**config.mk**
```make
export PLATFORM = sky130hd
export DESIGN_NAME = gift_shop_part1
export DESIGN_NICKNAME = gift_shop_part1
export VERILOG_FILES = /design/flow/design.v
export SDC_FILE = /design/flow/constraint.sdc
export NUM_CORES = 4
export LEC_CHECK = 0
export CAP_MARGIN = 20
export CORE_ASPECT_RATIO = 1.08
export CORE_MARGIN = 2
export CORE_UTILIZATION = 71
export CTS_CLUSTER_SIZE = 50
export PLACE_DENSITY_LB_ADDON = 0.0
export SETUP_SLACK_MARGIN = 1.68
export SLEW_MARGIN = 40
```
**constraint.sdc**
```tcl
create_clock -name core_clock -period 5.79 [get_ports {clk}]
set_input_delay 1.1580 -clock core_clock [delete_from_list [all_inputs] [get_ports {clk}]]
set_output_delay 1.1580 -clock core_clock [all_outputs]
set_load 0.01 [all_outputs]
```
**design.v**
```verilog
module gift_shop_part1(
    input clk, 
    input rst,
    input [31:0] data_in,   
    input valid_in,         
    output ready,       
    output reg finished,
    output reg [63:0] result
);
    localparam LENGTH = 34; 
    localparam HEX_LENGTH = 40;
    reg [1:0] word_cnt;
    reg [79:0] range_buffer;
    reg range_ready;
    wire [HEX_LENGTH-1:0] range_start_in;
    wire [HEX_LENGTH-1:0] range_end_in;
    assign range_start_in = range_buffer[79:40];
    assign range_end_in = range_buffer[39:0];
    assign ready = !rst;  
    reg stage1_valid;
    reg [HEX_LENGTH-1:0] stage1_range_start;
    reg [HEX_LENGTH-1:0] stage1_range_end;
    reg [31:0] stage1_start_len;
    reg [31:0] stage1_end_len;
    reg stage2_valid;
    reg [HEX_LENGTH-1:0] stage2_range_start;
    reg [HEX_LENGTH-1:0] stage2_range_end;
    reg [31:0] stage2_start_len;
    reg stage3_valid;
    reg [39:0] stage3_high_nibbles_start, stage3_high_nibbles_end;
    reg [39:0] stage3_low_nibbles_start,  stage3_low_nibbles_end;
    reg [31:0] stage3_half_len;
    reg stage4_valid;
    reg [31:0] stage4_half_len;
    reg [319:0] stage4_t_fstart, stage4_t_fend;
    reg [319:0] stage4_t_sstart, stage4_t_send;
    reg stage5_valid;
    reg [31:0] stage5_half_len;
    reg [159:0] stage5_L1_fstart, stage5_L1_fend;
    reg [159:0] stage5_L1_sstart, stage5_L1_send;
    reg stage6_valid;
    reg [31:0] stage6_half_len;
    reg [31:0] stage6_f_start, stage6_f_end;
    reg [31:0] stage6_s_start, stage6_s_end;
    reg stage7_valid;
    reg stage7_range_valid;
    reg [31:0] stage7_half_start;
    reg [31:0] stage7_half_end;
    reg [31:0] stage7_half_len;
    wire [31:0] stage2_half_len_wire;
    reg stage8_valid;
    reg stage8_range_valid;
    reg [31:0] stage8_mul_const;
    reg [31:0] stage8_sum_const;
    reg [31:0] stage8_addition;
    reg [31:0] stage8_half_len;
    wire [31:0] stage7_sub_const;
    reg stage10_valid, stage10_range_valid;
    reg [63:0] stage10_prod_mid;    
    reg [31:0] stage10_addition_q; 
    reg [31:0] stage10_half_len_q;
    reg stage9_valid, stage9_range_valid;
    reg [63:0] stage9_prod_partial;
    reg [31:0] stage9_addition_q;
    reg [31:0] stage9_half_len_q;
    reg [63:0] stage12_factor;
    reg  stage11_valid;
    reg stage11_range_valid;
    reg [63:0] stage11_immediate_sum;
    reg [31:0] stage11_half_len;
    reg stage12_valid, stage12_range_valid;
    reg [63:0] stage12_immediate_sum;
    reg stage13_valid, stage13_range_valid;
    reg [63:0] stage13_prod_partial;
    reg stage14_valid;
    reg stage14_range_valid;
    reg [63:0] stage14_result;
    reg [63:0] sum;
    reg [31:0] ranges_completed;
    function [31:0] length;
        input [HEX_LENGTH-1:0] number;
        begin
            if(number[39:36] != 0) length = 32'd10;
            else if(number[35:32] != 0) length = 32'd9;
            else if(number[31:28] != 0) length = 32'd8;
            else if(number[27:24] != 0) length = 32'd7;
            else if(number[23:20] != 0) length = 32'd6;
            else if(number[19:16] != 0) length = 32'd5;
            else if(number[15:12] != 0) length = 32'd4;
            else if(number[11:8] != 0) length = 32'd3;
            else if(number[7:4] != 0) length = 32'd2;
            else length = 32'd1;
        end
    endfunction
    function [319:0] extract_decimal_stage1; 
        input [39:0] bcd;
        input [31:0] num_digits;
        reg [31:0] t0, t1, t2, t3, t4, t5, t6, t7, t8, t9;
        begin
            t0 = (num_digits >= 1) ? bcd[3:0] : 32'd0;
            t1 = (num_digits >= 2) ? bcd[7:4] * 10 : 32'd0;
            t2 = (num_digits >= 3) ? bcd[11:8] * 100 : 32'd0;
            t3 = (num_digits >= 4) ? bcd[15:12] * 1000 : 32'd0;
            t4 = (num_digits >= 5) ? bcd[19:16] * 10000 : 32'd0;
            t5 = (num_digits >= 6) ? bcd[23:20] * 100000 : 32'd0;
            t6 = (num_digits >= 7) ? bcd[27:24] * 1000000 : 32'd0;
            t7 = (num_digits >= 8) ? bcd[31:28] * 10000000 : 32'd0;
            t8 = (num_digits >= 9) ? bcd[35:32] * 100000000 : 32'd0;
            t9 = (num_digits >= 10) ? bcd[39:36] * 1000000000 : 32'd0;
            extract_decimal_stage1 = {t9, t8, t7, t6, t5, t4, t3, t2, t1, t0};
        end
    endfunction
    function [159:0] extract_decimal_stage2; 
        input [319:0] stage1_output;  
        reg [31:0] t0, t1, t2, t3, t4, t5, t6, t7, t8, t9;
        reg [31:0] sum_L1_0, sum_L1_1, sum_L1_2, sum_L1_3, sum_L1_4;
        begin
            t0 = stage1_output[31:0];
            t1 = stage1_output[63:32];
            t2 = stage1_output[95:64];
            t3 = stage1_output[127:96];
            t4 = stage1_output[159:128];
            t5 = stage1_output[191:160];
            t6 = stage1_output[223:192];
            t7 = stage1_output[255:224];
            t8 = stage1_output[287:256];
            t9 = stage1_output[319:288];
            sum_L1_0 = t0 + t1;
            sum_L1_1 = t2 + t3;
            sum_L1_2 = t4 + t5;
            sum_L1_3 = t6 + t7;
            sum_L1_4 = t8 + t9;
            extract_decimal_stage2 = {sum_L1_4, sum_L1_3, sum_L1_2, sum_L1_1, sum_L1_0};
        end
    endfunction
    function [31:0] extract_decimal_stage3;
        input [159:0] stage2_output; 
        reg [31:0] sum_L1_0, sum_L1_1, sum_L1_2, sum_L1_3, sum_L1_4;
        reg [31:0] sum_L2_0, sum_L2_1, sum_L2_2;
        begin
            sum_L1_0 = stage2_output[31:0];
            sum_L1_1 = stage2_output[63:32];
            sum_L1_2 = stage2_output[95:64];
            sum_L1_3 = stage2_output[127:96];
            sum_L1_4 = stage2_output[159:128];
            sum_L2_0 = sum_L1_0 + sum_L1_1;
            sum_L2_1 = sum_L1_2 + sum_L1_3;
            sum_L2_2 = sum_L1_4;
            extract_decimal_stage3 = sum_L2_0 + sum_L2_1 + sum_L2_2;
        end
    endfunction
    function [63:0] power_ten;
        input [31:0] exp;
        begin
            case(exp)
                0: power_ten = 64'd1;
                1: power_ten = 64'd10;
                2: power_ten = 64'd100;
                3: power_ten = 64'd1000;
                4: power_ten = 64'd10000;
                5: power_ten = 64'd100000;
                default: power_ten = 64'd1;
            endcase
        end
    endfunction
    localparam CHUNK1 = 2'd0;
    localparam CHUNK2 = 2'd1;
    localparam CHUNK3 = 2'd2;
    always @(posedge clk) begin
        if (rst) begin
            word_cnt <= 0;
            range_ready <= 0;
        end else begin
            range_ready <= 0;
            if (valid_in && ready) begin
                case(word_cnt)
                    CHUNK1: begin
                        range_buffer[31:0] <= data_in;
                        word_cnt <= 2'd1;
                    end
                    CHUNK2: begin
                        range_buffer[63:32] <= data_in;
                        word_cnt <= 2'd2;
                    end
                    CHUNK3: begin
                        range_buffer[79:64] <= data_in[15:0];
                        range_ready <= 1;
                        word_cnt <= 2'd0;
                    end
                endcase
            end
        end
    end
    always @(posedge clk) begin
        if (rst) begin
            stage1_valid <= 0;
        end else begin
            if (range_ready) begin
                stage1_valid <= 1;
                stage1_range_start <= range_start_in;
                stage1_range_end <= range_end_in;
                stage1_start_len <= length(range_start_in);
                stage1_end_len <= length(range_end_in);
            end else begin
                stage1_valid <= 0;
            end
        end
    end
    always @(posedge clk) begin
        if (rst) begin
            stage2_valid <= 0;
        end else begin
            if (stage1_valid) begin
                if (stage1_start_len[0] == 1'b1 && stage1_end_len[0] == 1'b1 && 
                    stage1_start_len >= stage1_end_len) begin
                    stage2_range_start <= 40'h0000000002;
                    stage2_range_end <= 40'h0000000001;
                    stage2_start_len <= 32'd2;
                    stage2_valid <= 1;
                end else begin
                    if (stage1_start_len[0] == 1'b1) begin
                        stage2_range_start <= 40'h1 << (stage1_start_len << 2);
                        stage2_start_len <= stage1_start_len + 1;
                    end else begin
                        stage2_range_start <= stage1_range_start;
                        stage2_start_len <= stage1_start_len;
                    end
                    if (stage1_end_len[0] == 1'b1) begin 
                        stage2_range_end <= 40'h9999999999;
                    end else begin
                        stage2_range_end <= stage1_range_end;
                    end
                    stage2_valid <= 1;
                end
            end else begin
                stage2_valid <= 0;
            end
        end
    end
    assign stage2_half_len_wire = stage2_start_len >> 1;
    always @(posedge clk) begin
        if (rst) begin
            stage3_valid <= 0;
        end else begin
            stage3_valid <= stage2_valid;
            if (stage2_valid) begin
                stage3_half_len <= stage2_half_len_wire;
                stage3_high_nibbles_start <= stage2_range_start >> (stage2_half_len_wire << 2);
                stage3_high_nibbles_end <= stage2_range_end >> (stage2_half_len_wire << 2);
                stage3_low_nibbles_start <= stage2_range_start;
                stage3_low_nibbles_end <= stage2_range_end;
            end
        end
    end
    always @(posedge clk) begin
        if (rst) begin
            stage4_valid <= 0;
        end else begin
            stage4_valid <= stage3_valid;
            if (stage3_valid) begin
                stage4_half_len <= stage3_half_len;
                stage4_t_fstart <= extract_decimal_stage1(stage3_high_nibbles_start, stage3_half_len);
                stage4_t_fend <= extract_decimal_stage1(stage3_high_nibbles_end, stage3_half_len);
                stage4_t_sstart <= extract_decimal_stage1(stage3_low_nibbles_start, stage3_half_len);
                stage4_t_send <= extract_decimal_stage1(stage3_low_nibbles_end, stage3_half_len);
            end
        end
    end
    always @(posedge clk) begin
        if (rst) begin
            stage5_valid <= 0;
        end else begin
            stage5_valid <= stage4_valid;
            if (stage4_valid) begin
                stage5_half_len <= stage4_half_len;
                stage5_L1_fstart <= extract_decimal_stage2(stage4_t_fstart);
                stage5_L1_fend <= extract_decimal_stage2(stage4_t_fend);
                stage5_L1_sstart <= extract_decimal_stage2(stage4_t_sstart);
                stage5_L1_send <= extract_decimal_stage2(stage4_t_send);
            end
        end
    end
    always @(posedge clk) begin
        if (rst) begin
            stage6_valid <= 0;
        end else begin
            stage6_valid <= stage5_valid;
            if (stage5_valid) begin
                stage6_half_len <= stage5_half_len;
                stage6_f_start <= extract_decimal_stage3(stage5_L1_fstart);
                stage6_f_end <= extract_decimal_stage3(stage5_L1_fend);
                stage6_s_start <= extract_decimal_stage3(stage5_L1_sstart);
                stage6_s_end <= extract_decimal_stage3(stage5_L1_send);
            end
        end
    end
    always @(posedge clk) begin
        if (rst) begin
            stage7_valid <= 0;
            stage7_range_valid <= 0;
        end else begin
            stage7_valid <= stage6_valid;
            stage7_range_valid <= stage6_valid;
            if (stage6_valid) begin
                stage7_half_len <= stage6_half_len;
                stage7_half_start <= (stage6_s_start > stage6_f_start) ? (stage6_f_start + 1) : stage6_f_start;
                stage7_half_end <= (stage6_s_end < stage6_f_end) ? (stage6_f_end - 1) : stage6_f_end;
            end
        end
    end 
    assign stage7_sub_const = stage7_half_end - stage7_half_start;
    always @(posedge clk) begin
        if (rst) begin
            stage8_valid <= 0;
            stage8_range_valid <= 0;
        end else begin
            stage8_range_valid <= stage7_range_valid;
            if (stage7_valid && (stage7_half_end >= stage7_half_start)) begin
                stage8_sum_const <= stage7_half_start + stage7_half_end;
                stage8_half_len <= stage7_half_len;
                if (stage7_sub_const[0]) begin
                    stage8_addition <= 0;
                    stage8_mul_const <= (stage7_sub_const >> 1) + 1;
                end else begin
                    stage8_addition <= (stage7_half_start + stage7_half_end) >> 1;
                    stage8_mul_const <= stage7_sub_const >> 1;
                end
                stage8_valid <= 1;
            end else begin
                stage8_valid <= 0;
            end
        end
    end
    always @(posedge clk) begin
        if (rst) begin
            stage9_valid <= 0;
            stage9_range_valid <= 0;
        end else begin
            stage9_valid <= stage8_valid;
            stage9_range_valid <= stage8_range_valid;
            if (stage8_valid) begin
                stage9_prod_partial <= stage8_mul_const * stage8_sum_const;
                stage9_addition_q <= stage8_addition;
                stage9_half_len_q <= stage8_half_len;
            end
        end
    end
    always @(posedge clk) begin
        if (rst) begin
            stage10_valid <= 0;
            stage10_range_valid <= 0;
        end else begin
            stage10_valid <= stage9_valid;
            stage10_range_valid <= stage9_range_valid;
            if (stage9_valid) begin
                stage10_prod_mid <= stage9_prod_partial;
                stage10_addition_q <= stage9_addition_q;
                stage10_half_len_q <= stage9_half_len_q;
            end
        end
    end
    always @(posedge clk) begin
        if (rst) begin
            stage11_valid <= 0;
            stage11_range_valid <= 0;
        end else begin
            stage11_valid <= stage10_valid;
            stage11_range_valid <= stage10_range_valid;
            if (stage10_valid) begin
                stage11_immediate_sum <= stage10_prod_mid + stage10_addition_q;
                stage11_half_len <= stage10_half_len_q;
            end
        end
    end
    always @(posedge clk) begin
        if(rst) begin
            stage12_valid <= 0;
            stage12_range_valid <= 0;
        end else begin
            stage12_valid <= stage11_valid;
            stage12_range_valid <= stage11_range_valid;
            stage12_immediate_sum <= stage11_immediate_sum;
            stage12_factor <= power_ten(stage11_half_len) + 1;
        end
    end
    always @(posedge clk) begin
        if (rst) begin
            stage13_valid <= 0;
            stage13_range_valid <= 0;
        end else begin
            stage13_valid <= stage12_valid;
            stage13_range_valid <= stage12_range_valid;
            if (stage12_valid) begin
                stage13_prod_partial <= stage12_immediate_sum * stage12_factor;
            end
        end
    end
    always @(posedge clk) begin
        if (rst) begin
            stage14_valid <= 0;
            stage14_range_valid <= 0;
        end else begin
            stage14_valid <= stage13_valid;
            stage14_range_valid <= stage13_range_valid;
            if (stage13_valid) begin
                stage14_result <= stage13_prod_partial;
            end
        end
    end
    always @(posedge clk) begin
        if (rst) begin
            sum <= 0;
            finished <= 0;
            result <= 0;
            ranges_completed <= 0;
        end else begin
            if (stage14_valid) begin
                sum <= sum + stage14_result;
            end
            if (stage14_range_valid) begin
                ranges_completed <= ranges_completed + 1;
            end
            if (ranges_completed == LENGTH - 1 && stage14_range_valid && !finished) begin
                finished <= 1;
                result <= sum + (stage14_valid ? stage14_result : 64'd0);
            end
        end
    end
endmodule
```
**run.sh**
```bash
#!/bin/bash
# the make line also repeats each setting of config.mk as NAME=value (left out here)
make -C /OpenROAD-flow-scripts/flow DESIGN_CONFIG=/design/flow/config.mk WORK_HOME=/design/flow/orfs CLKGATE_MAP_FILE= finish
```
==> flow_metrics.rpt, run 1 <==
RUN METRICS
----------------------------------------------------
[Outcome]
  Run status ........................ complete, but fails checks
  Failed Checks ........................ negative setup slack

[Logic synthesis]
  EDFF count, synth ........................ about 2100
  Post-synthesis instance area ........................ about 190000 um2
  Synthesized-area fraction occupied by adder cells ........................ 33.2%
  Share of the synthesized area in the top cell type ........................ 32.6%
  Total of warnings raised by yosys ........................ 1
  Fraction of the yosys area taken by sequential cells ........................ 34.5%
  Commonest flop ........................ sky130_fd_sc_hd__edfxtp_1
  Yosys cell types ........................ slightly below 100
  Post-synth ARST share ........................ 0%
  Synth area leader ........................ sky130_fd_sc_hd__edfxtp_1
  Synth Area in Compound Gates ........................ between 7 and 8%
  Post-Syn Nets ........................ roughly 22000
  Main area contributors after synthesis ........................ sky130_fd_sc_hd__edfxtp_1 33%, sky130_fd_sc_hd__fa_1 19%, sky130_fd_sc_hd__ha_1 14%, sky130_fd_sc_hd__inv_1 5.0%, sky130_fd_sc_hd__and2_1 4.0%
  Synthesized area divided by synthesized cell count ........................ roughly 11 um2
  XOR Share, Synth ........................ 4.78%
  Number of standard cells after synthesis ........................ between 15000 and 20000
  Synthesized registers ........................ 2293
  Simple share ........................ 12.8%
  Yosys cell count ........................ between 15000 and 20000
  Most numerous cell types in the synthesized netlist ........................ 2571 x sky130_fd_sc_hd__inv_1, 2170 x sky130_fd_sc_hd__ha_1, 2107 x sky130_fd_sc_hd__edfxtp_1, 1870 x sky130_fd_sc_hd__fa_1, 1487 x sky130_fd_sc_hd__nand2_1
  Dominant comb cell ........................ adder cells
  Post-synthesis cell type with the largest instance count ........................ sky130_fd_sc_hd__inv_1
  Share of cell area taken by muxes after synthesis ........................ less than 1%
  Area reported by Yosys stat ........................ between 150000 and 200000 um2

[Place]
  Final HPWL DP ........................ around 380 mm
  Final estimated routing congestion in global placement ........................ around 0.97
  Placed cell count ........................ 22212
  Count of buffers from port buffering ........................ roughly 100
  Pre-CTS WS ........................ -3.28 ns
  Placement Cell Area ........................ between 200000 and 250000 um2

[Critical path]
  Launching instance or port of the critical path ........................ stage12_factor[4]$_DFFE_PN_
  Most common cell type on the critical path ........................ sky130_fd_sc_hd__fa_1
  Register-to-register setup slack ........................ -2.93 ns
  CP peak stage delay ........................ approximately 0.58 ns
  Crit path capture ........................ stage13_prod_partial[55]$_DFFE_PP_
  Source of the worst register-to-register timing path ........................ stage12_factor[4]$_DFFE_PN_
  Arrival time reported for the critical path endpoint ........................ between 9 and 10 ns
  Slowest cell on crit path ........................ sky130_fd_sc_hd__fa_1
  Critical Path Sink Type ........................ register
  Worst reg2reg endpoint ........................ stage13_prod_partial[55]$_DFFE_PP_
  Type of the worst setup path ........................ reg -> reg
  Family of cells with the greatest summed delay on the critical path ........................ adder cells
  Buf/Inv on CP ........................ 13
  Maximum fanout along the worst path ........................ 8
  Levels on crit path ........................ 35
  Worst EP required ........................ approximately 6.4 ns
  CP startpoint kind ........................ register
  Cells on worst reg2reg path ........................ 35

[CTS]
  Maximum level of the CTS H-tree ........................ 4
  TritonCTS clock tree ........................ built
  Number of sinks on the clock net ........................ 2293
  Hold buffer count at cts ........................ 0
  Clock-pin slew on the worst setup and hold paths ........................ 0.06 ns
  Number of clock buffers inserted by TritonCTS ........................ 244
  Clock latency on the worst-skew pair ........................ about 0.98 ns
  Root buf cell ........................ sky130_fd_sc_hd__clkbuf_16
  Bufs on Longest Clock Path ........................ 4

[STA]
  Final hold violations ........................ 0
  Crit share post-route ........................ 151%
  Time the final worst path needs with I/O delays and setup ........................ between 8 and 9 ns
  Number of failing setup endpoints in the final timing report ........................ 106
  Setup total negative slack ........................ -199.82 ns
  Max Transition Viols Final ........................ 0
  Remaining max-slew budget at the tightest pin ........................ 36.4%
  Worst Slack Setup Final ........................ -2.93 ns
  Pin slew with the least headroom to its limit ........................ between 0.9 and 1 ns
  Peak Freq ........................ about 110 MHz
  Maximum clock skew at final layout ........................ about 0.13 ns
  Unrepaired setup endpoints after global routing ........................ yes

[Final layout]
  Post-route non-filler standard cell count ........................ around 23000
  Signed area change from the synthesized netlist to the final layout ........................ 12.9%
  Layout Utilization ........................ between 80% and 90%
  Final-stage net count ........................ around 23000
  Total non-filler cell area in the finished layout ........................ 219000 um2

[Pwr]
  Seq pwr share ........................ a little over a quarter
  Flip-flop and latch power ........................ 19.0 mW
  Total power divided by cell area ........................ 325 nW/um2
  Comb group ........................ around 36 mW
  Switching power of the nets ........................ 25.0 mW
  Portion of total power attributed to combinational logic ........................ 50.3%
  Power in the clock group ........................ roughly 17 mW
  VDD IR-drop max ........................ about 940 uV
  Max power group ........................ combinational logic
  Leak ........................ just under 100 nW
  Internal power of the cells ........................ between 40 and 50 mW
  Sw Share ........................ 35.0%
  Proportion of power drawn by the clock network ........................ between 20% and 30%

[Global routing]
  Antenna violations before repair ........................ 20
  Maximum number of pins on one net before global-route repair ........................ ~130
  Wire length of the first global-routing pass ........................ about 770 mm
  Gr usage total ........................ a little over a third
  Vias in the first global route ........................ 141137
  Sum of overflow across all layers after global routing ........................ 0

[Hold path]
  Number of cells traversed by the worst hold path ........................ 0
  Class of the tightest hold or removal check ........................ reg -> reg
  Startpoint of the lowest-slack hold path ........................ stage4_t_send[66]$_SDFFCE_PN0P_
  Hold Path Sink ........................ stage5_L1_send[34]$_DFFE_PP_

[Drt]
  Count of unresolved DRC violations after routing ........................ 0
  Wire length on met2 ........................ approximately 240 mm
  Routed vias ........................ ~130k
  Initial detailed-routing violation count ........................ between 9000 and 10000
  Detailed-routed wire length on met3 ........................ about 31 mm
  Routed Antenna Nets ........................ 0
  Overall routed net length ........................ a little under 500 mm
  Highest signal layer in the routed design ........................ met5
  Via density ........................ between 5 and 6
  Wire length per cell ........................ between 20 and 25 um
  Met1 wire length ........................ 183 mm
  Pre-Repair DR Iteration Count ........................ 6

[Floorplan]
  Placement Rows ........................ between 150 and 200
  Starting density of the core ........................ around 70%
  Area of the placeable core ........................ about 270000 um2
  Die outline height ........................ between 500 and 600 um
  Number of top-level pins ........................ a little over 100
  Die x size ........................ 507 um
  Die footprint ........................ between 200000 and 300000 um2

[Run]
  Number of warnings in the stage logs ........................ between 150 and 200
  Max-Cap Viols ........................ 0

----------------------------------------------------
-- repair_timing --
item                       4_1_cts  5_1_grt
pin swaps                      271      177
setup endpoints to repair      380      455
cloned                           7        1
gates resized                  450      229
buffers inserted               118       47
-- through the flow --
stage | power, mW | hold WS [ns]
global route | 75.4 | 0.398
global placement | 46.5 | 0.400
detailed placement | 47.2 | 0.405
floorplan | 35.7 | 0.400
CTS | 68.0 | 0.393
finish | 71.4 | 0.396
-- cell type report --
class	count	area, um2
Tap cell	3618	4530
Clock buffer	290	6380
Clock inverter	160	2000
Antenna cell	9	22.5
Inverter	2575	9670
Timing Repair Buffer	1239	11600
Multi-Input combinational cell	12664	118000
Fill cell	16652	52700
Sequential cell	2293	67000
-- layer usage --
metal	global-route usage, %	up-vias
li1	-	62087
met1	42.5	66500
met2	61.6	4639
met3	5.31	1408
met4	18.8	6
met5	0	-
==> run 2: changes to the inputs <==
Settings changed: CAP_MARGIN 20 to 40, CORE_ASPECT_RATIO 1.08 to not set, CORE_UTILIZATION 71 to 72, CTS_CLUSTER_SIZE 50 to 24, PLACE_DENSITY_LB_ADDON 0.0 to 0.28, SETUP_SLACK_MARGIN 1.68 to 1.38, SLEW_MARGIN 40 to 20.
Clock period 5.79 ns to 9.05 ns, I/O delays scaled along.
==> run 2 against run 1 <==
Net effect:
- the run now finishes clean
- register-to-register slack better by 3.2 ns
- die size shrank 1.4%
- clock-buffer cell count is 2 higher
- largest power group unchanged
- synthesized cell count unchanged
- first-iteration DRC count up 26%
- clock skew shrank 0.0012 ns
==> flow_metrics.rpt, run 2 <==
RUN METRICS
----------------------------------------------------
[Outcome]
  Run status ........................ no timing/DRC/antenna violations

[STA]
  Unrepaired setup endpoints after global routing ........................ yes
  Worst Slack Setup Final ........................ ~0.24 ns
  Crit share post-route ........................ slightly below 100%
  Max Transition Viols Final ........................ 0
  Number of failing setup endpoints in the final timing report ........................ 0
  Maximum clock skew at final layout ........................ 0.133 ns
  Peak Freq ........................ about 110 MHz
  Remaining max-slew budget at the tightest pin ........................ 27.6%
  Final hold violations ........................ 0
  Time the final worst path needs with I/O delays and setup ........................ 8.81 ns
  Pin slew with the least headroom to its limit ........................ around 1.1 ns

[CTS]
  Clock latency on the worst-skew pair ........................ about 1 ns
  Root buf cell ........................ sky130_fd_sc_hd__clkbuf_16
  Maximum level of the CTS H-tree ........................ 4
  TritonCTS clock tree ........................ built
  Bufs on Longest Clock Path ........................ 4
  Number of sinks on the clock net ........................ roughly 2300
  Clock-pin slew on the worst setup and hold paths ........................ 0.07 ns
  Number of clock buffers inserted by TritonCTS ........................ between 200 and 250

[Critical path]
  Worst EP required ........................ 9.69 ns
  Slowest cell on crit path ........................ sky130_fd_sc_hd__fa_1
  Register-to-register setup slack ........................ roughly 0.24 ns
  Family of cells with the greatest summed delay on the critical path ........................ adder cells
  Type of the worst setup path ........................ reg -> reg
  Launching instance or port of the critical path ........................ stage12_factor[4]$_DFFE_PN_
  Worst reg2reg endpoint ........................ stage13_prod_partial[55]$_DFFE_PP_
  CP startpoint kind ........................ register
  Buf/Inv on CP ........................ 11
  Most common cell type on the critical path ........................ sky130_fd_sc_hd__fa_1
  Critical Path Sink Type ........................ register
  Arrival time reported for the critical path endpoint ........................ between 9 and 10 ns
  Maximum fanout along the worst path ........................ 6
  Levels on crit path ........................ 35
  CP peak stage delay ........................ around 0.55 ns
  Crit path capture ........................ stage13_prod_partial[55]$_DFFE_PP_
  Cells on worst reg2reg path ........................ 35
  Source of the worst register-to-register timing path ........................ stage12_factor[4]$_DFFE_PN_

[Pwr]
  Comb group ........................ approximately 19 mW
  Seq pwr share ........................ roughly 30%
  Sw Share ........................ 35.9%
  Portion of total power attributed to combinational logic ........................ between 40% and 50%
  Proportion of power drawn by the clock network ........................ approximately a quarter
  Total power divided by cell area ........................ 195 nW/um2
  Switching power of the nets ........................ around 15 mW
  Internal power of the cells ........................ approximately 27 mW
  Total power consumption of the routed design ........................ 41.7 mW
  Max power group ........................ combinational logic
  Power in the clock group ........................ 10.3 mW
  Flip-flop and latch power ........................ roughly 12 mW
  Leak ........................ 95.3 nW
  VDD IR-drop max ........................ around 530 uV

[Global routing]
  Wire length of the first global-routing pass ........................ 762 mm
  Antenna violations before repair ........................ 21
  Met3 track demand over resource in global routing ........................ under 10%
  Gr usage total ........................ a little over a third
  Met1 demand-to-capacity share in global routing ........................ 42.5%
  Met2 usage ........................ between 60 and 70%
  Vias in the first global route ........................ about 140k
  Maximum number of pins on one net before global-route repair ........................ between 150 and 200
  Most congested layer reported by global routing ........................ met2
  Sum of overflow across all layers after global routing ........................ 0

[Final layout]
  Layout Utilization ........................ approximately 80%
  Area occupied by multi-input gates ........................ approximately 120000 um2
  Tally of filler cells in the layout ........................ 15238
  Total non-filler cell area in the finished layout ........................ around 210000 um2
  Signed area change from the synthesized netlist to the final layout ........................ 10.3%
  Post-route non-filler standard cell count ........................ approximately 22000
  Sequential standard cell area ........................ about 67000 um2
  Final-stage net count ........................ 22557

[Logic synthesis]
  Dominant comb cell ........................ adder cells
  Synth area leader ........................ sky130_fd_sc_hd__edfxtp_1
  Commonest flop ........................ sky130_fd_sc_hd__edfxtp_1
  Post-synth ARST share ........................ 0%
  Most numerous cell types in the synthesized netlist ........................ 2571 x sky130_fd_sc_hd__inv_1, 2170 x sky130_fd_sc_hd__ha_1, 2107 x sky130_fd_sc_hd__edfxtp_1, 1870 x sky130_fd_sc_hd__fa_1, 1487 x sky130_fd_sc_hd__nand2_1
  Fraction of the yosys area taken by sequential cells ........................ 34.5%
  Post-synthesis instance area ........................ ~190000 um2
  Main area contributors after synthesis ........................ sky130_fd_sc_hd__edfxtp_1 33%, sky130_fd_sc_hd__fa_1 19%, sky130_fd_sc_hd__ha_1 14%, sky130_fd_sc_hd__inv_1 5.0%, sky130_fd_sc_hd__and2_1 4.0%
  Yosys cell types ........................ 98
  Share of the synthesized area in the top cell type ........................ 32.6%
  Area reported by Yosys stat ........................ about 200000 um2
  Synth Area in Compound Gates ........................ approximately 7.9%
  Share of cell area taken by muxes after synthesis ........................ less than 1%
  Total of warnings raised by yosys ........................ 1
  Synthesized-area fraction occupied by adder cells ........................ 33.2%
  XOR Share, Synth ........................ 4.78%
  Synthesized area divided by synthesized cell count ........................ roughly 11 um2
  Number of standard cells after synthesis ........................ ~18000
  EDFF count, synth ........................ between 2000 and 2500
  Yosys cell count ........................ 18121
  Post-Syn Nets ........................ roughly 22000
  Synthesized registers ........................ around 2300
  Post-synthesis cell type with the largest instance count ........................ sky130_fd_sc_hd__inv_1
  Simple share ........................ 12.8%

[Floorplan]
  Starting density of the core ........................ between 70% and 80%
  Area of the placeable core ........................ 268000 um2
  Number of top-level pins ........................ ~100
  Die footprint ........................ roughly 270000 um2
  Die x size ........................ approximately 520 um
  Die outline height ........................ around 520 um
  Placement Rows ........................ around 190

[Hold path]
  Startpoint of the lowest-slack hold path ........................ stage11_immediate_sum[26]$_DFFE_PP_
  Class of the tightest hold or removal check ........................ reg -> reg
  Number of cells traversed by the worst hold path ........................ 0
  Hold Path Sink ........................ stage12_immediate_sum[26]$_DFFE_PN_

[Drt]
  Via density ........................ around 6.1
  Count of unresolved DRC violations after routing ........................ 0
  Pre-Repair DR Iteration Count ........................ 10
  Initial detailed-routing violation count ........................ around 13000
  Routed Antenna Nets ........................ 0
  Overall routed net length ........................ around 500 mm
  Wire length per cell ........................ between 20 and 25 um
  Routed vias ........................ about 140k

[Place]
  Placement Cell Area ........................ approximately 200000 um2
  Pre-CTS WS ........................ -0.0704 ns
  Final estimated routing congestion in global placement ........................ about 0.94
  Count of buffers from port buffering ........................ ~100
  Placed cell count ........................ approximately 21000
  Final HPWL DP ........................ roughly 360 mm

[Run]
  Number of warnings in the stage logs ........................ ~180
  Max-Cap Viols ........................ 0

----------------------------------------------------
==> run 2: final cells by class <==
type,instances,share of cell area (%)
Clock buffer,292,2.98
Sequential cell,2293,31.3
Timing Repair Buffer,707,3.42
Antenna cell,9,0.0105
Multi-Input combinational cell,12664,54.9
Inverter,2575,4.51
Tap cell,3552,2.07
Clock inverter,157,0.809
==> run 2: repair_timing <==
action / in CTS / in global routing
gates cloned: 12 / 5
hold buffers: 0 / 0
pin swaps: 134 / 168
gates resized: 258 / 364
endpoints found under the setup margin: 71 / 76
setup buffers: 200 / 84
==> run 2: per-layer routing <==
metal	wire (um)	up-vias
li1	-	60997
met1	179000	66702
met2	243000	6705
met3	41500	2219
met4	37800	8
met5	49	-
==> run 2: stage by stage <==
stage	setup TNS [ns]	hold WS, ns
2_1_floorplan	-1225.93	0.400
4_1_cts	0	0.368
5_1_grt	0	0.358
6_report	0	0.327
3_3_place_gp	0	0.400
3_5_place_dp	-0.133	0.405
==> run 3: changes to the inputs <==
Settings changed: CAP_MARGIN 40 to 20, CORE_UTILIZATION 72 to 57, CTS_CLUSTER_DIAMETER set to 55, CTS_CLUSTER_SIZE 24 to 35, PLACE_DENSITY set to 0.6, PLACE_DENSITY_LB_ADDON 0.28 to not set, SETUP_SLACK_MARGIN 1.38 to not set.
Clock period 9.05 ns to 5.34 ns, I/O delays scaled along.
==> run 3 against run 2 <==
Net effect:
- the layout now fails its checks (negative setup slack)
- highest routed layer unchanged
- via count down 4.7%
- fmax up 2.9%
- wire length shrank 2.7%
- total power increased by 98%
==> flow_metrics.rpt, run 3 <==
RUN METRICS
----------------------------------------------------
[Drt]
  Wire length per cell ........................ a little over 20 um
  Via density ........................ approximately 5.5
  Initial detailed-routing violation count ........................ approximately 8000
  Pre-Repair DR Iteration Count ........................ 6
  Count of unresolved DRC violations after routing ........................ 0
  Routed vias ........................ about 130k
  Routed Antenna Nets ........................ 0
  Overall routed net length ........................ slightly below 500 mm

[Logic synthesis]
  Share of cell area taken by muxes after synthesis ........................ less than 1%
  Fraction of the yosys area taken by sequential cells ........................ between 30% and 40%
  Yosys cell count ........................ between 15000 and 20000
  Synth Area in Compound Gates ........................ under 10%
  Simple share ........................ between 10% and 20%
  Post-Syn Nets ........................ ~22000
  Synthesized area divided by synthesized cell count ........................ 10.7 um2
  Synth area leader ........................ sky130_fd_sc_hd__edfxtp_1
  Post-synth ARST share ........................ 0%
  Total of warnings raised by yosys ........................ 1
  Area reported by Yosys stat ........................ 194000 um2
  Commonest flop ........................ sky130_fd_sc_hd__edfxtp_1
  Post-synthesis cell type with the largest instance count ........................ sky130_fd_sc_hd__inv_1
  Yosys cell types ........................ just under 100
  Most numerous cell types in the synthesized netlist ........................ 2571 x sky130_fd_sc_hd__inv_1, 2170 x sky130_fd_sc_hd__ha_1, 2107 x sky130_fd_sc_hd__edfxtp_1, 1870 x sky130_fd_sc_hd__fa_1, 1487 x sky130_fd_sc_hd__nand2_1
  Number of standard cells after synthesis ........................ 18121
  Main area contributors after synthesis ........................ sky130_fd_sc_hd__edfxtp_1 33%, sky130_fd_sc_hd__fa_1 19%, sky130_fd_sc_hd__ha_1 14%, sky130_fd_sc_hd__inv_1 5.0%, sky130_fd_sc_hd__and2_1 4.0%
  Post-synthesis instance area ........................ around 190000 um2
  EDFF count, synth ........................ 2107
  Synthesized registers ........................ 2293
  Dominant comb cell ........................ adder cells
  Synthesized-area fraction occupied by adder cells ........................ 33.2%
  XOR Share, Synth ........................ under 10%
  Share of the synthesized area in the top cell type ........................ between 30 and 40%

[STA]
  Pin slew with the least headroom to its limit ........................ about 1.1 ns
  Maximum clock skew at final layout ........................ roughly 0.076 ns
  Unrepaired setup endpoints after global routing ........................ yes
  Peak Freq ........................ 117 MHz
  Worst Slack Setup Final ........................ -3.22 ns
  Crit share post-route ........................ 160%
  Time the final worst path needs with I/O delays and setup ........................ between 8 and 9 ns
  Final hold violations ........................ 0
  Number of failing setup endpoints in the final timing report ........................ about 110
  Hold slack ........................ between 0.3 and 0.4 ns
  Max Transition Viols Final ........................ 0
  Remaining max-slew budget at the tightest pin ........................ between 20 and 30%

[Pwr]
  Leak ........................ between 90 and 100 nW
  Max power group ........................ combinational logic
  Proportion of power drawn by the clock network ........................ a little under a quarter
  Total power divided by cell area ........................ between 300 and 400 nW/um2
  Portion of total power attributed to combinational logic ........................ 51.4%
  Switching power of the nets ........................ 30.0 mW
  Internal power of the cells ........................ 52.8 mW
  Power in the clock group ........................ roughly 20 mW
  Flip-flop and latch power ........................ 20.6 mW
  VDD IR-drop max ........................ between 1000 and 1500 uV
  Sw Share ........................ a little over a third
  Seq pwr share ........................ around 25%
  Comb group ........................ 42.5 mW

[Critical path]
  Slowest cell on crit path ........................ sky130_fd_sc_hd__fa_1
  Buf/Inv on CP ........................ 12
  Type of the worst setup path ........................ reg -> reg
  Cells on worst reg2reg path ........................ 35
  Levels on crit path ........................ 35
  CP startpoint kind ........................ register
  Worst EP required ........................ ~6 ns
  Register-to-register setup slack ........................ -3.22 ns
  Maximum fanout along the worst path ........................ 7
  Arrival time reported for the critical path endpoint ........................ a little over 9 ns
  Crit path capture ........................ stage13_prod_partial[61]$_DFFE_PP_
  Most common cell type on the critical path ........................ sky130_fd_sc_hd__fa_1
  Worst reg2reg endpoint ........................ stage13_prod_partial[61]$_DFFE_PP_
  Source of the worst register-to-register timing path ........................ stage12_factor[4]$_DFFE_PN_
  Critical Path Sink Type ........................ register
  Launching instance or port of the critical path ........................ stage12_factor[4]$_DFFE_PN_
  Family of cells with the greatest summed delay on the critical path ........................ adder cells
  CP peak stage delay ........................ about 0.54 ns

[Place]
  Final HPWL DP ........................ ~390 mm
  Count of buffers from port buffering ........................ roughly 100
  Final estimated routing congestion in global placement ........................ roughly 0.91
  Placement Cell Area ........................ 208000 um2

[Floorplan]
  Die outline height ........................ 588 um
  Starting density of the core ........................ between 50 and 60%
  Die x size ........................ between 500 and 600 um
  Placement Rows ........................ approximately 210
  Area of the placeable core ........................ roughly 340000 um2
  Die footprint ........................ 346000 um2
  Number of top-level pins ........................ 101

[Hold path]
  Startpoint of the lowest-slack hold path ........................ stage13_prod_partial[42]$_DFFE_PP_
  Hold Path Sink ........................ stage14_result[42]$_DFFE_PP_
  Class of the tightest hold or removal check ........................ reg -> reg
  Number of cells traversed by the worst hold path ........................ 0

[CTS]
  Maximum level of the CTS H-tree ........................ 5
  Bufs on Longest Clock Path ........................ 4
  Clock latency on the worst-skew pair ........................ about 0.94 ns
  Clock-pin slew on the worst setup and hold paths ........................ ~0.08 ns
  Root buf cell ........................ sky130_fd_sc_hd__clkbuf_16
  Hold buffer count at cts ........................ 0
  Number of clock buffers inserted by TritonCTS ........................ ~270
  TritonCTS clock tree ........................ built
  Number of sinks on the clock net ........................ 2293

[Outcome]
  Run status ........................ complete, but fails checks
  Failed Checks ........................ negative setup slack

[Run]
  Number of warnings in the stage logs ........................ ~190
  Max-Cap Viols ........................ 0

[Final layout]
  Area occupied by multi-input gates ........................ about 120000 um2
  Final-stage net count ........................ approximately 23000
  Sequential standard cell area ........................ around 67000 um2
  Tally of filler cells in the layout ........................ about 27000
  Signed area change from the synthesized netlist to the final layout ........................ 14.8%
  Total non-filler cell area in the finished layout ........................ 223000 um2

[Global routing]
  Wire length of the first global-routing pass ........................ ~770 mm
  Maximum number of pins on one net before global-route repair ........................ ~130
  Vias in the first global route ........................ 135725
  Gr usage total ........................ between 20% and 30%
  Antenna violations before repair ........................ 15
  Sum of overflow across all layers after global routing ........................ 0

----------------------------------------------------
## run 3: timing repair
action / in CTS / in global routing
setup endpoints to repair: 112 / 121
gates resized: 651 / 228
pin swaps: 335 / 232
gates cloned: 9 / 6
buffers inserted: 122 / 64
## run 3: metal layers
| layer | global-route usage [%] | up-vias | share of wire (%) |
|---|---|---|---|
| met5 | 0 | - | 0.0027 |
| met4 | 8.19 | 2 | 3.3 |
| met3 | 3.35 | 701 | 4.9 |
| met2 | 48.8 | 2662 | 48 |
| met1 | 38.4 | 64635 | 44 |
| li1 | - | 62269 | - |
## run 3: area by class of cell
class / instances / share of cell area, %
multi-input combinational: 12664 / 53.4
timing repair buffer: 1270 / 5.38
clock buffer: 281 / 3.05
tap: 4536 / 2.54
antenna: 12 / 0.0135
inverter: 2575 / 4.34
sequential: 2293 / 30.0
clock inverter: 210 / 1.27
## run 3: through the flow
step | utilization [%] | std cells | setup WS, ns | TNS [ns] | total power, mW
global placement | 61.2 | 23172 | -3.75 | -252.77 | 52.4
detailed placement | 61.2 | 23172 | -3.78 | -256.76 | 52.5
global route | 65.7 | 23836 | -3.48 | -255.66 | 87.9
floorplan | - | 18121 | -4.84 | -4763.07 | 38.7
CTS | 65.2 | 23767 | -3.20 | -226.12 | 80.3
finish | 65.7 | 23841 | -3.22 | -231.32 | 82.7
==> run 4: changes to the inputs <==
Settings changed: ABC_AREA set to 1, CAP_MARGIN 20 to 15, CELL_PAD_IN_SITES_DETAIL_PLACEMENT set to 2, CORE_ASPECT_RATIO set to 1.99, CORE_UTILIZATION 57 to 40, CTS_CLUSTER_DIAMETER 55 to not set, CTS_CLUSTER_SIZE 35 to 12, GPL_ROUTABILITY_DRIVEN set to 0, GPL_TIMING_DRIVEN set to 1, HOLD_SLACK_MARGIN set to -0.01, MAX_ROUTING_LAYER set to met4, MIN_ROUTING_LAYER set to met2, PLACE_DENSITY 0.6 to not set, SETUP_SLACK_MARGIN set to 2.18, SLEW_MARGIN 20 to 40.
Clock period 5.34 ns to 7.43 ns, I/O delays scaled along.
==> run 4 against run 3 <==
Net effect:
- the flow now stops in 5_1_grt
- synthesized cell count increased by 18%
- die size increased by 46%
- synthesized area increased by 2.3%
==> flow_metrics.rpt, run 4 <==
PHYSICAL IMPLEMENTATION REPORT
----------------------------------------------------
[Logic synthesis]
  Synthesized-area fraction occupied by adder cells ........................ between 30% and 40%
  Synthesized registers ........................ 2293
  Total of warnings raised by yosys ........................ 1
  Yosys cell count ........................ 21348
  Post-synthesis cell type with the largest instance count ........................ sky130_fd_sc_hd__inv_1
  Fraction of the yosys area taken by sequential cells ........................ 33.7%
  Number of standard cells after synthesis ........................ roughly 21000
  XOR Share, Synth ........................ 3.64%
  Commonest flop ........................ sky130_fd_sc_hd__edfxtp_1
  Post-Syn Nets ........................ ~25000
  Synth Area in Compound Gates ........................ about 7.6%
  Synthesized area divided by synthesized cell count ........................ 9.32 um2
  Most numerous cell types in the synthesized netlist ........................ 4786 x sky130_fd_sc_hd__inv_1, 3698 x sky130_fd_sc_hd__nand2_1, 2170 x sky130_fd_sc_hd__ha_1, 2107 x sky130_fd_sc_hd__edfxtp_1, 1870 x sky130_fd_sc_hd__fa_1
  Synth area leader ........................ sky130_fd_sc_hd__edfxtp_1
  Share of the synthesized area in the top cell type ........................ a little under a third
  Main area contributors after synthesis ........................ sky130_fd_sc_hd__edfxtp_1 32%, sky130_fd_sc_hd__fa_1 19%, sky130_fd_sc_hd__ha_1 14%, sky130_fd_sc_hd__inv_1 9.0%, sky130_fd_sc_hd__nand2_1 7.0%
  Share of cell area taken by muxes after synthesis ........................ 0.253%
  Yosys cell types ........................ between 60 and 70
  Area reported by Yosys stat ........................ 199000 um2
  Post-synth ARST share ........................ 0%
  Post-synthesis instance area ........................ between 150000 and 200000 um2
  Simple share ........................ between 10% and 20%
  EDFF count, synth ........................ 2107
  Dominant comb cell ........................ adder cells

[CTS]
  Number of sinks on the clock net ........................ ~2300
  Number of clock buffers inserted by TritonCTS ........................ ~240
  Root buf cell ........................ sky130_fd_sc_hd__clkbuf_16
  Bufs on Longest Clock Path ........................ 4
  Hold buffer count at cts ........................ 0
  Maximum level of the CTS H-tree ........................ 4

[Floorplan]
  Die x size ........................ about 500 um
  Die outline height ........................ 999 um
  Die footprint ........................ between 500000 and 600000 um2
  Placement Rows ........................ roughly 370
  Number of top-level pins ........................ a little over 100
  Area of the placeable core ........................ 496000 um2
  Starting density of the core ........................ 40.1%

[Outcome]
  Halt Stage ........................ 5_1_grt
  Run-stopping error ........................ [ERROR GRT-0116] Global routing finished with congestion. Check the congestion regions in the DRC Viewer.
  Run status ........................ aborted with a tool error

[Place]
  Count of buffers from port buffering ........................ 100
  Pre-CTS WS ........................ -2.56 ns
  Placement Cell Area ........................ approximately 220000 um2
  Final HPWL DP ........................ 936 mm

[Global routing]
  Gr usage total ........................ 104%
  Sum of overflow across all layers after global routing ........................ between 30000 and 40000

----------------------------------------------------
==> run 4: layer usage <==
| metal | track usage (%) | GRT overflow |
|---|---|---|
| met1 | - | - |
| met2 | 110 | 18938 |
| met3 | 101 | 10876 |
| met4 | 97.3 | 6119 |
| met5 | - | - |
==> run 4: timing repair <==
action	4_1_cts
buffers inserted	198
endpoints found under the setup margin	309
pin swaps	390
gates resized	1519
cloned	4
endpoints found under the hold margin	0
==> run 4: metrics by stage <==
step	instances	utilization, %	power (mW)	hold WS [ns]
after floorplan	21348	-	29.0	0.388
after global placement	28549	43.4	44.5	0.395
after detailed placement	28554	43.5	52.6	0.405
after CTS	29153	46.5	80.8	0.376
==> run 5: changes to the inputs <==
Settings changed: ABC_AREA 1 to not set, CAP_MARGIN 15 to 20, CELL_PAD_IN_SITES_DETAIL_PLACEMENT 2 to not set, CORE_ASPECT_RATIO 1.99 to 1.0, CORE_UTILIZATION 40 to 72, CTS_CLUSTER_SIZE 12 to 13, GPL_ROUTABILITY_DRIVEN 0 to not set, GPL_TIMING_DRIVEN 1 to not set, HOLD_SLACK_MARGIN -0.01 to not set, MAX_ROUTING_LAYER met4 to not set, MIN_ROUTING_LAYER met2 to not set, PLACE_DENSITY_LB_ADDON set to 0.02, SETUP_SLACK_MARGIN 2.18 to 1.27.
Clock period 7.43 ns to 8.6 ns, I/O delays scaled along.
==> run 5 against run 4 <==
Net effect:
- now fails the layout checks on negative setup slack
- synthesized cell count fell by 15%
- synthesized area decreased by 2.3%
- die size is 46% lower
==> flow_metrics.rpt, run 5 <==
RUN METRICS
----------------------------------------------------
[STA]
  Number of failing setup endpoints in the final timing report ........................ 1
  Crit share post-route ........................ 100%
  Max Transition Viols Final ........................ 0
  Remaining max-slew budget at the tightest pin ........................ 34.4%
  Peak Freq ........................ ~120 MHz
  Pin slew with the least headroom to its limit ........................ around 0.98 ns
  Unrepaired setup endpoints after global routing ........................ yes
  Final hold violations ........................ 0
  Time the final worst path needs with I/O delays and setup ........................ 8.61 ns
  Worst Slack Setup Final ........................ -0.00872 ns
  Maximum clock skew at final layout ........................ between 0.1 and 0.15 ns
  Setup total negative slack ........................ -0.00872 ns

[Final layout]
  Final-stage net count ........................ 22583
  Sequential standard cell area ........................ between 60000 and 70000 um2
  Signed area change from the synthesized netlist to the final layout ........................ 10.2%
  Total non-filler cell area in the finished layout ........................ ~210000 um2
  Area occupied by multi-input gates ........................ between 100000 and 150000 um2
  Tally of filler cells in the layout ........................ about 17000

[Critical path]
  Worst EP required ........................ about 9 ns
  Launching instance or port of the critical path ........................ stage12_factor[4]$_DFFE_PN_
  Maximum fanout along the worst path ........................ 8
  Slowest cell on crit path ........................ sky130_fd_sc_hd__fa_1
  CP peak stage delay ........................ 0.54 ns
  Buf/Inv on CP ........................ 10
  Levels on crit path ........................ 34
  Source of the worst register-to-register timing path ........................ stage12_factor[4]$_DFFE_PN_
  Register-to-register setup slack ........................ -0.009 ns
  Crit path capture ........................ stage13_prod_partial[56]$_DFFE_PP_
  Cells on worst reg2reg path ........................ 34
  Family of cells with the greatest summed delay on the critical path ........................ adder cells
  Worst reg2reg endpoint ........................ stage13_prod_partial[56]$_DFFE_PP_
  CP startpoint kind ........................ register
  Arrival time reported for the critical path endpoint ........................ around 9 ns
  Type of the worst setup path ........................ reg -> reg
  Critical Path Sink Type ........................ register

[Logic synthesis]
  Most numerous cell types in the synthesized netlist ........................ 2571 x sky130_fd_sc_hd__inv_1, 2170 x sky130_fd_sc_hd__ha_1, 2107 x sky130_fd_sc_hd__edfxtp_1, 1870 x sky130_fd_sc_hd__fa_1, 1487 x sky130_fd_sc_hd__nand2_1
  Number of standard cells after synthesis ........................ ~18000
  EDFF count, synth ........................ 2107
  Yosys cell types ........................ 98
  Main area contributors after synthesis ........................ sky130_fd_sc_hd__edfxtp_1 33%, sky130_fd_sc_hd__fa_1 19%, sky130_fd_sc_hd__ha_1 14%, sky130_fd_sc_hd__inv_1 5.0%, sky130_fd_sc_hd__and2_1 4.0%
  Post-synthesis cell type with the largest instance count ........................ sky130_fd_sc_hd__inv_1
  Synthesized registers ........................ around 2300
  Synth area leader ........................ sky130_fd_sc_hd__edfxtp_1
  Dominant comb cell ........................ adder cells
  Post-Syn Nets ........................ ~22000
  Yosys cell count ........................ 18121
  Post-synthesis instance area ........................ 194000 um2
  Simple share ........................ around an eighth
  XOR Share, Synth ........................ approximately 4.8%
  Commonest flop ........................ sky130_fd_sc_hd__edfxtp_1
  Area reported by Yosys stat ........................ between 150000 and 200000 um2
  Post-synth ARST share ........................ 0%
  Share of the synthesized area in the top cell type ........................ between 30% and 40%
  Share of cell area taken by muxes after synthesis ........................ 0.685%
  Fraction of the yosys area taken by sequential cells ........................ 34.5%
  Synthesized area divided by synthesized cell count ........................ about 11 um2
  Total of warnings raised by yosys ........................ 1
  Synth Area in Compound Gates ........................ 7.92%
  Synthesized-area fraction occupied by adder cells ........................ about a third

[Run]
  Max-Cap Viols ........................ 0
  Number of warnings in the stage logs ........................ about 180

[Pwr]
  Max power group ........................ combinational logic
  Comb group ........................ between 20 and 25 mW
  Portion of total power attributed to combinational logic ........................ a little under half
  Internal power of the cells ........................ between 20 and 30 mW
  Leak ........................ 95.4 nW
  Power in the clock group ........................ ~11 mW
  Seq pwr share ........................ roughly 28%
  VDD IR-drop max ........................ around 570 uV
  Switching power of the nets ........................ approximately 16 mW
  Proportion of power drawn by the clock network ........................ a little under a quarter
  Flip-flop and latch power ........................ between 10 and 15 mW
  Total power divided by cell area ........................ roughly 210 nW/um2
  Sw Share ........................ a little over a third

[Global routing]
  Wire length of the first global-routing pass ........................ ~750 mm
  Vias in the first global route ........................ ~140k
  Sum of overflow across all layers after global routing ........................ 0
  Gr usage total ........................ 35.3%
  Maximum number of pins on one net before global-route repair ........................ roughly 170
  Antenna violations before repair ........................ 22

[Floorplan]
  Placement Rows ........................ between 150 and 200
  Die footprint ........................ around 270000 um2
  Area of the placeable core ........................ between 200000 and 300000 um2
  Die x size ........................ about 520 um
  Die outline height ........................ 524 um
  Starting density of the core ........................ between 70% and 80%
  Number of top-level pins ........................ approximately 100

[Place]
  Final estimated routing congestion in global placement ........................ ~0.95
  Final HPWL DP ........................ between 300 and 400 mm
  Count of buffers from port buffering ........................ 100
  Placement Cell Area ........................ between 200000 and 250000 um2

[Drt]
  Initial detailed-routing violation count ........................ 10021
  Pre-Repair DR Iteration Count ........................ 6
  Overall routed net length ........................ 480 mm
  Routed vias ........................ roughly 130k
  Routed Antenna Nets ........................ 0
  Count of unresolved DRC violations after routing ........................ 0
  Wire length per cell ........................ about 22 um
  Detailed-routed wire length on met3 ........................ between 30 and 40 mm
  Met1 wire length ........................ between 150 and 200 mm
  Via density ........................ 5.96
  Highest signal layer in the routed design ........................ met5
  Wire length on met2 ........................ between 200 and 250 mm

[Hold path]
  Hold Path Sink ........................ stage8_half_len[3]$_DFFE_PP_
  Class of the tightest hold or removal check ........................ reg -> reg
  Startpoint of the lowest-slack hold path ........................ stage7_half_len[3]$_DFFE_PP_
  Number of cells traversed by the worst hold path ........................ 0

[CTS]
  Number of sinks on the clock net ........................ roughly 2300
  TritonCTS clock tree ........................ built
  Clock latency on the worst-skew pair ........................ around 0.95 ns
  Bufs on Longest Clock Path ........................ 4
  Root buf cell ........................ sky130_fd_sc_hd__clkbuf_16
  Clock-pin slew on the worst setup and hold paths ........................ ~0.06 ns
  Hold buffer count at cts ........................ 0
  Number of clock buffers inserted by TritonCTS ........................ ~240
  Maximum level of the CTS H-tree ........................ 4

[Outcome]
  Run status ........................ complete, but fails checks
  Failed Checks ........................ negative setup slack

----------------------------------------------------
run 5: timing repair:
action	4_1_cts	5_1_grt
resized	243	282
setup buffers	76	39
setup endpoints to repair	78	85
gates cloned	7	6
pin swaps	99	213
run 5: layout make-up:
class / count / share of cell area, %
timing repair buffer: 731 / 3.40
sequential: 2293 / 31.3
multi-input combinational: 12664 / 54.9
antenna: 18 / 0.0210
clock inverter: 141 / 0.760
inverter: 2575 / 4.51
clock buffer: 309 / 3.02
tap: 3552 / 2.07
run 5: through the flow:
step	hold WS [ns]	utilization [%]	setup slack (ns)	power (mW)	std cells
finish	0.340	79.9	-0.00872	44.9	22283
global route	0.359	79.9	-0.256	47.7	22267
CTS	0.350	79.2	0.0329	42.2	22213
detailed placement	0.405	75.4	-0.454	29.6	21680
global placement	0.401	75.3	-0.243	29.1	21672
floorplan	0.400	-	-2.23	24.0	18121
run 5: routing by layer:
metal  up-vias  GRT usage (%)
met4        14           16.2
met5         -              0
li1      61108              -
met1     65589           45.0
met3      1328           5.37
met2      4752           59.7
==> run 6: changes to the inputs <==
Settings changed: CORE_ASPECT_RATIO 1.0 to 0.67, CORE_UTILIZATION 72 to 18, CTS_CLUSTER_SIZE 13 to not set, PLACE_DENSITY set to 0.89, PLACE_DENSITY_LB_ADDON 0.02 to not set, SETUP_SLACK_MARGIN 1.27 to -0.52.
Clock period 8.6 ns to 5.92 ns, I/O delays scaled along.
==> run 6 against run 5 <==
Net effect:
- the layout still fails its checks (negative setup slack)
- utilization shrank 58 points
- clock skew rose by 0.045 ns
- total power grew 59%
- clock-buffer cell count down 61
- combinational power up 82%
- non-clock buffer count increased by 460
- clock power up 33%
- cell count rose by 50%
- global-route usage shrank 26 points
- largest power group unchanged
==> flow_metrics.rpt, run 6 <==
RUN METRICS
----------------------------------------------------
[Pwr]
  Proportion of power drawn by the clock network ........................ 19.8%
  Max power group ........................ combinational logic
  Portion of total power attributed to combinational logic ........................ between 50% and 60%
  Total power divided by cell area ........................ about 310 nW/um2
  Power in the clock group ........................ 14.2 mW
  VDD IR-drop max ........................ around 1100 uV
  Comb group ........................ about 40 mW
  Total power consumption of the routed design ........................ 71.6 mW
  Sw Share ........................ approximately 37%
  Flip-flop and latch power ........................ about 19 mW
  Internal power of the cells ........................ between 40 and 50 mW
  Seq pwr share ........................ about a quarter
  Switching power of the nets ........................ about 27 mW
  Leak ........................ 97.1 nW

[Run]
  Number of warnings in the stage logs ........................ roughly 190
  Max-Cap Viols ........................ 0

[Drt]
  Routed Antenna Nets ........................ 0
  Overall routed net length ........................ ~540 mm
  Initial detailed-routing violation count ........................ around 17000
  Pre-Repair DR Iteration Count ........................ 8
  Routed vias ........................ around 140k
  Count of unresolved DRC violations after routing ........................ 0
  Wire length per cell ........................ ~16 um
  Via density ........................ between 4 and 5

[Logic synthesis]
  XOR Share, Synth ........................ 4.78%
  Most numerous cell types in the synthesized netlist ........................ 2571 x sky130_fd_sc_hd__inv_1, 2170 x sky130_fd_sc_hd__ha_1, 2107 x sky130_fd_sc_hd__edfxtp_1, 1870 x sky130_fd_sc_hd__fa_1, 1487 x sky130_fd_sc_hd__nand2_1
  Yosys cell types ........................ 98
  Synthesized-area fraction occupied by adder cells ........................ roughly a third
  Commonest flop ........................ sky130_fd_sc_hd__edfxtp_1
  Fraction of the yosys area taken by sequential cells ........................ ~34%
  Yosys cell count ........................ 18121
  Area reported by Yosys stat ........................ 194000 um2
  Dominant comb cell ........................ adder cells
  Synth Area in Compound Gates ........................ 7.92%
  Post-synth ARST share ........................ 0%
  Share of the synthesized area in the top cell type ........................ approximately a third
  Synthesized area divided by synthesized cell count ........................ roughly 11 um2
  Main area contributors after synthesis ........................ sky130_fd_sc_hd__edfxtp_1 33%, sky130_fd_sc_hd__fa_1 19%, sky130_fd_sc_hd__ha_1 14%, sky130_fd_sc_hd__inv_1 5.0%, sky130_fd_sc_hd__and2_1 4.0%
  Post-synthesis instance area ........................ approximately 200000 um2
  Share of cell area taken by muxes after synthesis ........................ less than 1%
  Synthesized registers ........................ about 2300
  Post-synthesis cell type with the largest instance count ........................ sky130_fd_sc_hd__inv_1
  Simple share ........................ 12.8%
  Number of standard cells after synthesis ........................ 18121
  Post-Syn Nets ........................ ~22000
  Total of warnings raised by yosys ........................ 1
  Synth area leader ........................ sky130_fd_sc_hd__edfxtp_1
  EDFF count, synth ........................ 2107

[CTS]
  Clock latency on the worst-skew pair ........................ 1.06 ns
  Bufs on Longest Clock Path ........................ 4
  TritonCTS clock tree ........................ built
  Number of sinks on the clock net ........................ ~2300
  Root buf cell ........................ sky130_fd_sc_hd__clkbuf_16
  Maximum level of the CTS H-tree ........................ 4
  Number of clock buffers inserted by TritonCTS ........................ roughly 200
  Clock-pin slew on the worst setup and hold paths ........................ approximately 0.07 ns

[Final layout]
  Tally of filler cells in the layout ........................ about 110k
  Layout Utilization ........................ a little over a fifth
  Post-route non-filler standard cell count ........................ 33414
  Sequential standard cell area ........................ ~67000 um2
  Final-stage net count ........................ around 23000
  Total non-filler cell area in the finished layout ........................ about 230000 um2
  Signed area change from the synthesized netlist to the final layout ........................ 18.7%
  Area occupied by multi-input gates ........................ 119000 um2

[Critical path]
  Worst EP required ........................ approximately 6.5 ns
  Launching instance or port of the critical path ........................ stage12_factor[4]$_DFFE_PN_
  Source of the worst register-to-register timing path ........................ stage12_factor[4]$_DFFE_PN_
  CP startpoint kind ........................ register
  Most common cell type on the critical path ........................ sky130_fd_sc_hd__fa_1
  Levels on crit path ........................ 34
  Worst reg2reg endpoint ........................ stage13_prod_partial[55]$_DFFE_PP_
  Arrival time reported for the critical path endpoint ........................ about 9.4 ns
  Crit path capture ........................ stage13_prod_partial[55]$_DFFE_PP_
  Type of the worst setup path ........................ reg -> reg
  Family of cells with the greatest summed delay on the critical path ........................ adder cells
  Slowest cell on crit path ........................ sky130_fd_sc_hd__fa_2
  Cells on worst reg2reg path ........................ 34
  Critical Path Sink Type ........................ register
  Maximum fanout along the worst path ........................ 7
  Buf/Inv on CP ........................ 10
  CP peak stage delay ........................ ~0.57 ns
  Register-to-register setup slack ........................ -2.86 ns

[Place]
  Final estimated routing congestion in global placement ........................ a little over 0.9
  Count of buffers from port buffering ........................ approximately 100
  Final HPWL DP ........................ approximately 400 mm
  Placement Cell Area ........................ about 220000 um2
  Placed cell count ........................ around 33000

[Floorplan]
  Placement Rows ........................ roughly 310
  Starting density of the core ........................ a little under a fifth
  Die footprint ........................ 1090000 um2
  Area of the placeable core ........................ around 1100000 um2
  Die x size ........................ roughly 1.3 mm
  Number of top-level pins ........................ 101
  Die outline height ........................ between 800 and 900 um

[STA]
  Unrepaired setup endpoints after global routing ........................ yes
  Number of failing setup endpoints in the final timing report ........................ approximately 110
  Peak Freq ........................ between 100 and 150 MHz
  Pin slew with the least headroom to its limit ........................ between 1 and 1.5 ns
  Crit share post-route ........................ 148%
  Setup total negative slack ........................ -193.86 ns
  Worst Slack Setup Final ........................ -2.86 ns
  Time the final worst path needs with I/O delays and setup ........................ ~9 ns
  Maximum clock skew at final layout ........................ 0.167 ns
  Final hold violations ........................ 0
  Remaining max-slew budget at the tightest pin ........................ approximately 25%
  Max Transition Viols Final ........................ 0

[Hold path]
  Class of the tightest hold or removal check ........................ reg -> reg
  Number of cells traversed by the worst hold path ........................ 0
  Hold Path Sink ........................ stage1_range_end[32]$_DFFE_PP_
  Startpoint of the lowest-slack hold path ........................ range_buffer[32]$_DFFE_PP_

[Global routing]
  Wire length of the first global-routing pass ........................ roughly 810 mm
  Sum of overflow across all layers after global routing ........................ 0
  Antenna violations before repair ........................ 66
  Vias in the first global route ........................ around 140k
  Maximum number of pins on one net before global-route repair ........................ 148
  Gr usage total ........................ 9.18%

[Outcome]
  Run status ........................ complete, but fails checks
  Failed Checks ........................ negative setup slack

----------------------------------------------------
## run 6: metrics by stage
step                      setup slack [ns]  hold slack (ns)
final                                -2.86            0.340
after global routing                 -3.07            0.351
after CTS                            -2.64            0.340
after detailed placement             -3.08            0.405
after global placement               -2.95            0.401
after floorplan                      -4.37            0.400
## run 6: layout make-up
| type | count | share of cell area (%) |
|---|---|---|
| multi-input combinational | 12664 | 51.4 |
| sequential | 2293 | 29.0 |
| tap | 14287 | 7.75 |
| timing repair buffer | 1191 | 4.61 |
| inverter | 2575 | 4.19 |
| clock buffer | 248 | 2.31 |
| clock inverter | 122 | 0.663 |
| antenna | 34 | 0.0369 |
## run 6: what timing repair did
| action | CTS | global route |
|---|---|---|
| gates cloned | 2 | 2 |
| pin swaps | 263 | 344 |
| gates resized | 466 | 359 |
| hold buffers | 0 | 0 |
| setup endpoints to repair | 101 | 105 |
| buffers inserted | 123 | 110 |
## run 6: routing by layer
layer,vias to the layer above,track usage (%),routed length (um)
li1,61895,-,-
met1,68192,12.5,217000
met2,8686,13.8,225000
met3,1605,3.19,74000
met4,52,2.35,19000
met5,-,0.170,620
==> run 7: changes to the inputs <==
Settings changed: CORE_ASPECT_RATIO 0.67 to not set, CORE_UTILIZATION 18 to 71, CTS_CLUSTER_SIZE set to 24, PLACE_DENSITY 0.89 to 0.6, SETUP_SLACK_MARGIN -0.52 to 1.38, SLEW_MARGIN 40 to 20, TNS_END_PERCENT set to 5.
Clock period 5.92 ns to 5.3 ns, I/O delays scaled along.
==> run 7 against run 6 <==
Net effect:
- the layout still fails its checks (negative setup slack)
- flip-flop count unchanged
- worst setup slack got worse by 0.43 ns
- clock-buffer cell count increased by 29
- first-iteration DRC count down 43%
- total power is 9.2% higher
- non-clock buffer count decreased by 16
- combinational power up 3%
- utilization up 59 points
- fmax rose by 2.2%
- synthesized cell count did not move
- worst hold slack gained 0.019 ns
- critical path type unchanged
- largest cell class unchanged
- largest power group unchanged
==> flow_metrics.rpt, run 7 <==
RUN METRICS
----------------------------------------------------
[Logic synthesis]
  Area reported by Yosys stat ........................ 194000 um2
  Synth area leader ........................ sky130_fd_sc_hd__edfxtp_1
  Yosys cell types ........................ 98
  Yosys cell count ........................ approximately 18000
  Post-synth ARST share ........................ 0%
  Share of the synthesized area in the top cell type ........................ between 30% and 40%
  Most numerous cell types in the synthesized netlist ........................ 2571 x sky130_fd_sc_hd__inv_1, 2170 x sky130_fd_sc_hd__ha_1, 2107 x sky130_fd_sc_hd__edfxtp_1, 1870 x sky130_fd_sc_hd__fa_1, 1487 x sky130_fd_sc_hd__nand2_1
  Synthesized area divided by synthesized cell count ........................ around 11 um2
  Synthesized-area fraction occupied by adder cells ........................ around 33%
  Post-synthesis cell type with the largest instance count ........................ sky130_fd_sc_hd__inv_1
  Synthesized registers ........................ ~2300
  Post-Syn Nets ........................ 22196
  Post-synthesis instance area ........................ between 150000 and 200000 um2
  Simple share ........................ 12.8%
  Number of standard cells after synthesis ........................ ~18000
  EDFF count, synth ........................ between 2000 and 2500

[Hold path]
  Number of cells traversed by the worst hold path ........................ 0
  Startpoint of the lowest-slack hold path ........................ stage8_half_len[3]$_DFFE_PP_
  Class of the tightest hold or removal check ........................ reg -> reg

[Pwr]
  Flip-flop and latch power ........................ between 20 and 25 mW
  Power in the clock group ........................ about 18 mW
  Total power consumption of the routed design ........................ about 78 mW
  Total power divided by cell area ........................ approximately 360 nW/um2
  Switching power of the nets ........................ around 28 mW
  Comb group ........................ 40.0 mW
  VDD IR-drop max ........................ ~1100 uV
  Internal power of the cells ........................ 50.5 mW
  Seq pwr share ........................ between 20% and 30%

[CTS]
  Clock-pin slew on the worst setup and hold paths ........................ roughly 0.060 ns
  Number of clock buffers inserted by TritonCTS ........................ 242
  Bufs on Longest Clock Path ........................ 4
  Hold buffer count at cts ........................ 0
  Clock latency on the worst-skew pair ........................ ~0.99 ns
  Maximum level of the CTS H-tree ........................ 4

[STA]
  Number of failing setup endpoints in the final timing report ........................ about 110
  Unrepaired setup endpoints after global routing ........................ yes
  Maximum clock skew at final layout ........................ about 0.12 ns
  Peak Freq ........................ between 100 and 150 MHz
  Worst Slack Setup Final ........................ -3.28 ns
  Final hold violations ........................ 0

[Global routing]
  Maximum number of pins on one net before global-route repair ........................ ~150
  Sum of overflow across all layers after global routing ........................ 0
  Wire length of the first global-routing pass ........................ between 700 and 800 mm

[Floorplan]
  Placement Rows ........................ roughly 190
  Die footprint ........................ around 280000 um2
  Die x size ........................ 527 um
  Area of the placeable core ........................ roughly 270000 um2

[Place]
  Final estimated routing congestion in global placement ........................ ~0.94
  Pre-CTS WS ........................ -3.94 ns
  Count of buffers from port buffering ........................ about 100

[Run]
  Max-Cap Viols ........................ 0
  Number of warnings in the stage logs ........................ between 150 and 200

[Critical path]
  Family of cells with the greatest summed delay on the critical path ........................ adder cells
  Maximum fanout along the worst path ........................ 8
  Slowest cell on crit path ........................ sky130_fd_sc_hd__fa_1
  Arrival time reported for the critical path endpoint ........................ 9.22 ns
  Worst EP required ........................ between 5 and 6 ns
  Cells on worst reg2reg path ........................ 36
  Register-to-register setup slack ........................ -3.28 ns
  CP peak stage delay ........................ about 0.55 ns
  Launching instance or port of the critical path ........................ stage12_factor[4]$_DFFE_PN_

[Drt]
  Initial detailed-routing violation count ........................ between 9000 and 10000
  Via density ........................ roughly 5.9
  Wire length per cell ........................ 21.3 um
  Overall routed net length ........................ between 400 and 500 mm
  Routed vias ........................ between 100k and 150k

[Final layout]
  Layout Utilization ........................ 80.0%
  Final-stage net count ........................ ~23000
  Total non-filler cell area in the finished layout ........................ 218000 um2

[Outcome]
  Failed Checks ........................ negative setup slack
  Run status ........................ complete, but fails checks

----------------------------------------------------
run 7: final cells by class:
cell class / instances / area (um2)
antenna: 7 / 17.5
clock buffer: 277 / 6230
clock inverter: 167 / 1910
fill: 16892 / 54600
inverter: 2575 / 9670
multi-input combinational: 12664 / 118000
sequential: 2293 / 67000
tap: 3589 / 4490
timing repair buffer: 1175 / 10800
run 7: repair_timing:
item,CTS,global route
gates cloned,13,0
setup buffers,55,15
pin swaps,81,169
gates resized,254,376
endpoints found under the setup margin,424,530
run 7: metal layers:
layer / up-vias / routed length, um / GRT usage [%] / share of wire, %
li1: 61964 / - / - / -
met1: 66426 / 189000 / 44.4 / 39
met4: 6 / 24900 / 15.8 / 5.2
met2: 4562 / 235000 / 59.6 / 49
met3: 1193 / 34400 / 5.96 / 7.1
met5: - / 102 / 0 / 0.021
run 7: metrics by stage:
step,hold slack [ns],std cells
floorplan,0.400,18121
global placement,0.401,22213
detailed placement,0.405,22213
CTS,0.364,22725
global route,0.379,22741
finish,0.359,22747
No activity file was given, so power comes from the tool's default toggle rates.
